## alu_top
module alu_top (
    input             clk,
    input      [31:0] A,
    input      [31:0] B,
    input      [3:0]  ALU_Sel,
    output reg [31:0] ALU_Out,
    output reg        Carryout,
    output reg        Overflow
);
reg [31:0] a_q, b_q;
reg [3:0]  sel_q;
wire [31:0] out_d;
wire        carry_d, ovf_d;
ALU u_alu (
    .A(a_q), .B(b_q), .ALU_Sel(sel_q),
    .ALU_Out(out_d), .Carryout(carry_d), .Overflow(ovf_d)
);
always @(posedge clk) begin
    a_q      <= A;
    b_q      <= B;
    sel_q    <= ALU_Sel;
    ALU_Out  <= out_d;
    Carryout <= carry_d;
    Overflow <= ovf_d;
end
endmodule
Size in the first run: roughly 5700 cells after synthesis, roughly 100 flip-flops, ~41000 um^2 of cells after synthesis.
Settings: LEC_CHECK=0, ABC_AREA=1, CAP_MARGIN=0, CORE_ASPECT_RATIO=1.03, CORE_MARGIN=2, CORE_UTILIZATION=72, CTS_CLUSTER_DIAMETER=357, CTS_CLUSTER_SIZE=14, GPL_ROUTABILITY_DRIVEN=0, HOLD_SLACK_MARGIN=0.29, MIN_ROUTING_LAYER=met1, PLACE_DENSITY=0.6, SETUP_SLACK_MARGIN=0.96, SLEW_MARGIN=20, TNS_END_PERCENT=15; clock period 3.36 ns.
run.sh (not shown) runs the stock make flow with config.mk's settings and CLKGATE_MAP_FILE=.
The starting point produced a layout that fails on negative setup slack.
==> next run, changes <==
Settings changed: ABC_AREA 1 to unset, CAP_MARGIN 0 to 40, CTS_CLUSTER_DIAMETER 357 to unset, CTS_CLUSTER_SIZE 14 to 49, GPL_ROUTABILITY_DRIVEN 0 to 1, HOLD_SLACK_MARGIN 0.29 to 0.26, PLACE_DENSITY 0.6 to 0.64, SETUP_SLACK_MARGIN 0.96 to unset.
Clock period 3.36 ns to 6.79 ns, I/O delays scaled along.
The new run finished with negative setup slack left.
Wire length falls by a few percent.
Non-clock buffer count falls by 6.
Synthesized cell count falls by a quarter to a third.
Worst setup slack gets better by 2.8 ns.
First-iteration DRC count falls by a few percent.
==> next run, changes <==
Settings changed: CAP_MARGIN 40 to 15, CTS_CLUSTER_SIZE 49 to 76, HOLD_SLACK_MARGIN 0.26 to -0.04, PLACE_DENSITY 0.64 to 0.35, TNS_END_PERCENT 15 to 75.
Clock period 6.79 ns to 6.67 ns, I/O delays scaled along.
Effect:
- The new run finished but failed the layout checks on negative setup slack
- global-route usage came out higher by 0.58 points
- maximum frequency came out lower by 2.0%
- setup slack loses 0.28 ns
- die size does not change
- hold slack loses 0.031 ns
- non-clock buffer count came out higher by 8
- design area came out higher by 1.3%
- via count came out higher by 1.6%
- sequential share of layout area barely changes
- cell count hardly moves
==> next run, changes <==
Settings changed: CAP_MARGIN 15 to 20, CORE_ASPECT_RATIO 1.03 to unset, CORE_UTILIZATION 72 to 40, CTS_CLUSTER_SIZE 76 to unset, GPL_ROUTABILITY_DRIVEN 1 to unset, HOLD_SLACK_MARGIN -0.04 to unset, MIN_ROUTING_LAYER met1 to unset, PLACE_DENSITY 0.35 to unset, TNS_END_PERCENT 75 to unset.
Clock period 6.67 ns to 9.0 ns, I/O delays scaled along.
Outcome: This time the run finished clean. First-iteration DRC count shrinks by 50%. Die size is higher by 78%. Global-route usage drops by 24 points. Utilization went down by 45 points. Synthesized area is unchanged. Synthesized cell count is unchanged. Cell area fell by 11%. Setup slack improved by 1.4 ns. Wire length goes down by 15%.

* * *

alu_top again, from the RTL that the note above started with.
// alu_top
module alu_top (
    input             clk,
    input      [31:0] A,
    input      [31:0] B,
    input      [3:0]  ALU_Sel,
    output reg [31:0] ALU_Out,
    output reg        Carryout,
    output reg        Overflow
);
clock: 8.07 ns
lec_check: 0
abc_area: 1
cap_margin: 30
cell_pad_in_sites_global_placement: 3
core_aspect_ratio: 1.3
core_margin: 2
core_utilization: 40
cts_cluster_size: 24
hold_slack_margin: 0.02
max_routing_layer: met5
setup_slack_margin: 1.26
slew_margin: 0
tns_end_percent: 100
Next try:
- CAP_MARGIN: 30 -> 20
- CELL_PAD_IN_SITES_GLOBAL_PLACEMENT: 3 -> not set
- CORE_ASPECT_RATIO: 1.3 -> 0.92
- CORE_UTILIZATION: 40 -> 52
- CTS_CLUSTER_SIZE: 24 -> not set
- HOLD_SLACK_MARGIN: 0.02 -> not set
- MAX_ROUTING_LAYER: met5 -> not set
- SETUP_SLACK_MARGIN: 1.26 -> 1.23
- SLEW_MARGIN: 0 -> 20
- TNS_END_PERCENT: 100 -> not set
- clock period: 8.07 -> 8.2 ns (I/O delays scaled with it)
Synthesized cell count stays the same; wire length is lower by roughly a tenth; via count is about the same.
